Setup of P:
// blockRunner
module blockRunner(
    input wire CLK,              
    input wire RST_BTN,          
    output wire VGA_HS_O,        
    output wire VGA_VS_O,        
    output reg [3:0] VGA_R,      
    output reg [3:0] VGA_G,      
    output reg [3:0] VGA_B,      
    output wire a, ba, c, d, e, f, g,
    output wire a1, ba1, c1, d1, e1, f1, g1,
    output wire a2, ba2, c2, d2, e2, f2, g2,
    output wire a3, ba3, c3, d3, e3, f3, g3,
    input SW0,
    input KEY0,
    input KEY1,
    input KEY2,
    input KEY3
    );
Size in the first run: roughly 2800 cells after synthesis, ~330 flip-flops, roughly 49 I/O pins, roughly 0.025 sq mm of cells after synthesis.
Settings: LEC_CHECK=0, ABC_AREA=0, CAP_MARGIN=20, CORE_ASPECT_RATIO=0.87, CORE_MARGIN=2, CORE_UTILIZATION=72, CTS_CLUSTER_SIZE=34, HOLD_SLACK_MARGIN=0.29, PLACE_DENSITY_LB_ADDON=0.0, SETUP_SLACK_MARGIN=3.15, SLEW_MARGIN=20; clock period 11.3 ns.
run.sh (not shown) runs the stock make flow with config.mk's settings and CLKGATE_MAP_FILE=.
[inputs] Q vs P
# P
export LEC_CHECK = 0
export ABC_AREA = 0
export CAP_MARGIN = 20
export CORE_ASPECT_RATIO = 0.87
export CORE_MARGIN = 2
export CORE_UTILIZATION = 72
export CTS_CLUSTER_SIZE = 34
export HOLD_SLACK_MARGIN = 0.29
export PLACE_DENSITY_LB_ADDON = 0.0
export SETUP_SLACK_MARGIN = 3.15
export SLEW_MARGIN = 20
create_clock -name core_clock -period 11.3 [get_ports {CLK}]
# Q
export LEC_CHECK = 0
export ABC_AREA = 1
export CAP_MARGIN = 20
export CORE_MARGIN = 2
export CORE_UTILIZATION = 62
export SLEW_MARGIN = 20
create_clock -name core_clock -period 3.58 [get_ports {CLK}]
Findings:
Against P, total power in Q came out worse.
Post-CTS setup-driven buffer insertion count: Q > P
P and Q: one clean run, P; the rest did not finish clean.
Q had finished all stages when the layout checks came back failing, citing negative setup slack.
Of the two values seen for worst hold path class, register to asynchronous set/reset pin was produced by Q and register to register by P.
When the final numbers for Q and P were put side by side, the routed metal-1 wire length turned out to be smaller in P.
Q vs. P: post-route non-filler standard cell count went up 34%; via count went up about 15%; AND-OR/OR-AND share of the synthesized area decreased by 4.3 points relative to the old numbers; final area picked up an extra about 20%.
Looking only at synthesized-area fraction occupied by and/or/nand/nor cells, and setting everything else aside, the higher value of Q and P goes to Q.
Q reports its worst setup path endpoint as VGA_R[1] while P reports VGA_B[0].
STATUS HPWL after detailed placement: Q loses against P
Routed wire length for Q: 7.9% up relative to P
## Diff of input files: R against Q
# Q
export LEC_CHECK = 0
export ABC_AREA = 1
export CAP_MARGIN = 20
export CORE_MARGIN = 2
export CORE_UTILIZATION = 62
export SLEW_MARGIN = 20
create_clock -name core_clock -period 3.58 [get_ports {CLK}]
# R
export LEC_CHECK = 0
export ABC_AREA = 1
export CAP_MARGIN = 20
export CORE_MARGIN = 2
export CORE_UTILIZATION = 70
export HOLD_SLACK_MARGIN = -0.09
export SETUP_SLACK_MARGIN = 0.99
export SLEW_MARGIN = 20
create_clock -name core_clock -period 5.6 [get_ports {CLK}]
Notes after the runs:
R: all stages complete, timing, DRC and antenna checks passed. R against Q; weighted congestion at the end of routability-driven global placement is up slightly. R against Q: clock power has decreased, power went down, clock latency on the worst-skew pair down 0.03 ns, non-clock buffering overhead in the final layout lost 9.1 points, met3 demand-to-capacity share in global routing saw an increase.
The inputs of S differ from those of R as listed below.
# R
export LEC_CHECK = 0
export ABC_AREA = 1
export CAP_MARGIN = 20
export CORE_MARGIN = 2
export CORE_UTILIZATION = 70
export HOLD_SLACK_MARGIN = -0.09
export SETUP_SLACK_MARGIN = 0.99
export SLEW_MARGIN = 20
create_clock -name core_clock -period 5.6 [get_ports {CLK}]
# S
export LEC_CHECK = 0
export ABC_AREA = 1
export CAP_MARGIN = 20
export CORE_MARGIN = 2
export CORE_UTILIZATION = 70
export CTS_CLUSTER_SIZE = 16
export PLACE_DENSITY_LB_ADDON = 0.29
export SETUP_SLACK_MARGIN = -0.27
export SLEW_MARGIN = 20
create_clock -name core_clock -period 4.64 [get_ports {CLK}]
Findings:
[flow] S | stages: complete | final checks: fail | reason: negative setup slack. S: static power due to leakage higher than R. Total power: S above R. Of S and R, the run reporting the higher register share of the cell area was R. Summary: with R as the reference, final cell count without fillers in S moved up slightly.
diff inputs: S => T
# S
export LEC_CHECK = 0
export ABC_AREA = 1
export CAP_MARGIN = 20
export CORE_MARGIN = 2
export CORE_UTILIZATION = 70
export CTS_CLUSTER_SIZE = 16
export PLACE_DENSITY_LB_ADDON = 0.29
export SETUP_SLACK_MARGIN = -0.27
export SLEW_MARGIN = 20
create_clock -name core_clock -period 4.64 [get_ports {CLK}]
# T
export LEC_CHECK = 0
export CAP_MARGIN = 20
export CORE_MARGIN = 2
export CORE_UTILIZATION = 9
export SLEW_MARGIN = 20
create_clock -name core_clock -period 10.9 [get_ports {CLK}]
[summary]
T ended with every stage complete and zero timing, DRC or antenna violations.
Row area share of fa/ha/maj cells after synthesis: T higher / S lower
Launching instance or port of the critical path: b1X[2] -> S, display.h_count[8] -> T
S has higher synthesized area than T.
T against S: global-route wire length before repair shows a reduction of 11 mm, logic depth of the worst register-to-register path dropped 6.
T — quantity of gates resized following cts 66 lower, S as reference
The higher routed wire length of S and T is in S.
For S, the cell with the largest stage delay on the worst path was edfxtp_1, unlike T, where it was clkinv_1.
Summary — wire length on met2, T relative to S: lower, by 5.2 mm.
Compared with S, total power in T decreased by more than half.

========
## wip/amber
blockRunner again, from the RTL that the note above started with.
## blockRunner
module blockRunner(
    input wire CLK,              
    input wire RST_BTN,          
    output wire VGA_HS_O,        
    output wire VGA_VS_O,        
    output reg [3:0] VGA_R,      
    output reg [3:0] VGA_G,      
    output reg [3:0] VGA_B,      
    output wire a, ba, c, d, e, f, g,
    output wire a1, ba1, c1, d1, e1, f1, g1,
    output wire a2, ba2, c2, d2, e2, f2, g2,
    output wire a3, ba3, c3, d3, e3, f3, g3,
    input SW0,
    input KEY0,
    input KEY1,
    input KEY2,
    input KEY3
    );
export LEC_CHECK = 0
export CAP_MARGIN = 20
export CORE_MARGIN = 2
export CORE_UTILIZATION = 40
export SETUP_SLACK_MARGIN = 1.05
export SLEW_MARGIN = 20
create_clock -name core_clock -period 8.31 [get_ports {CLK}]
wip/amber reached the end of the flow, and the finished layout is clean on the timing, DRC and antenna checks.
The inputs of wip/quartz differ from those of wip/amber as listed below.
Settings: CTS_CLUSTER_SIZE now 47, previously not set; CORE_UTILIZATION now 68, was 40; SETUP_SLACK_MARGIN now -0.47, was 1.05; the clock period (ns, I/O delays scaled along) now 4.65, was 8.31.
[summary]
Cell area after layout: wip/quartz vs wip/amber up about 8%. Comparing clock network contribution to total cell area for wip/amber and wip/quartz, the smaller number came from wip/quartz. wip/quartz gives less data required time at the worst endpoint than wip/amber did. On setup slack: between wip/amber and wip/quartz, it ends up lower for wip/quartz. Worst stage delay on the critical path was higher in wip/amber than in wip/quartz. wip/quartz finished every stage; the final checks, however, were not passed, the failures being negative setup slack. On post-synthesis to final-layout area growth: between wip/amber and wip/quartz, it ends up lower for wip/amber.
Setup changes, wip/quartz to wip/xenon
Settings: changing CAP_MARGIN from 20 to 15; changing SETUP_SLACK_MARGIN from -0.47 to 1.15; setting HOLD_SLACK_MARGIN to -0.04 for the first time.
## What came out
Going from wip/quartz to wip/xenon, number of cells on the worst reg-to-reg path up 2, worst-case vdd ir drop lost about 40%, number of vias after detailed routing dropped 302, global-route usage lost 0.78 points, total wire length lower.
Comparing wip/quartz with wip/xenon, the power in combinational cells came out essentially unchanged.
Complete run, failing final checks: wip/xenon, reason negative setup slack.
From wip/quartz to wip/xenon the numbers moved as follows: critical path depth dropped 3, headroom to the max-slew limit has increased, core utilization higher, global-route wire length before repair decreased 1.5%.
Here is what was changed in the inputs of wip/fjord compared with wip/xenon.
Settings: PLACE_DENSITY_LB_ADDON: unset -> 0.0; SETUP_SLACK_MARGIN: 1.15 -> 3.15; ABC_AREA: unset -> 0; CTS_CLUSTER_SIZE: 47 -> 34; HOLD_SLACK_MARGIN: -0.04 -> unset; CORE_UTILIZATION: 68 -> 72; the clock period (ns, I/O delays scaled along): 4.65 -> 11.1.
==> comparison <==
wip/fjord: flow completed, timing, DRC and antenna clean
The area share of buffers outside the clock network in wip/fjord sits 8.3 points below the value recorded for wip/xenon.
Area added between synthesis and finish, wip/xenon and wip/fjord, lower one = wip/fjord.
Per the comparison of wip/fjord with wip/xenon, cell area decreased by about 12% relative to the old numbers; fraction of met3 tracks used by global routing decreased by 2.4 points relative to the old numbers.
wip/fjord vs wip/xenon, worst setup slack went up by 4.10 ns.
Compared with wip/xenon, in wip/fjord standard cell area after detailed placement shows a reduction of 8.5%, share of total power consumed by net switching grew by 0.44 points.
wip/xenon has lower maximum number of pins on one net before global-route repair than wip/fjord.
Summary: with wip/xenon as the reference, wire length of the first global-routing pass in wip/fjord moved down by more than 10%.
wip/fjord: number of tapcells is about 2.8% lower than what wip/xenon reported.
[inputs] wip/cedar vs wip/fjord
Settings: PLACE_DENSITY_LB_ADDON: 0.0 -> unset; CORE_UTILIZATION: 72 -> 17; ABC_AREA: 0 -> unset; CTS_CLUSTER_SIZE: 34 -> unset; SETUP_SLACK_MARGIN: 3.15 -> unset; CAP_MARGIN: 15 -> 20; the clock period (ns, I/O delays scaled along): 11.1 -> 8.31.
Results
Clock power: wip/cedar vs wip/fjord up 55%. On global placer's final weighted congestion: between wip/fjord and wip/cedar, it ends up higher for wip/fjord. Lower cell area among wip/fjord and wip/cedar: wip/fjord. Lower slack of the critical path among wip/fjord and wip/cedar: wip/cedar.
## Diff of input files: wip/violet against wip/cedar
Settings: CORE_UTILIZATION: 17 -> 72; PLACE_DENSITY_LB_ADDON: unset -> 0.0; CTS_CLUSTER_SIZE: unset -> 34; SETUP_SLACK_MARGIN: unset -> 3.15; ABC_AREA: unset -> 0; the clock period (ns, I/O delays scaled along): 8.31 -> 11.3.
## What came out
- Against wip/cedar, worst setup slack in wip/violet came out better.
- [wip/violet] relative slew slack fell 6.6 points relative to wip/cedar
- Against wip/cedar, wip/violet reports a sequential cell area share that is higher.
- Lower wire length goes to wip/cedar over wip/violet.
- wip/violet against wip/cedar: total power of the final layout dropped 2500 uW; final-stage net count neither gained nor lost much; die size moved down.
- Going from wip/cedar to wip/violet, critical path required time went up, routed length per instance moved up.
Power figures rest on the tool's default switching activity, not on a simulated workload.
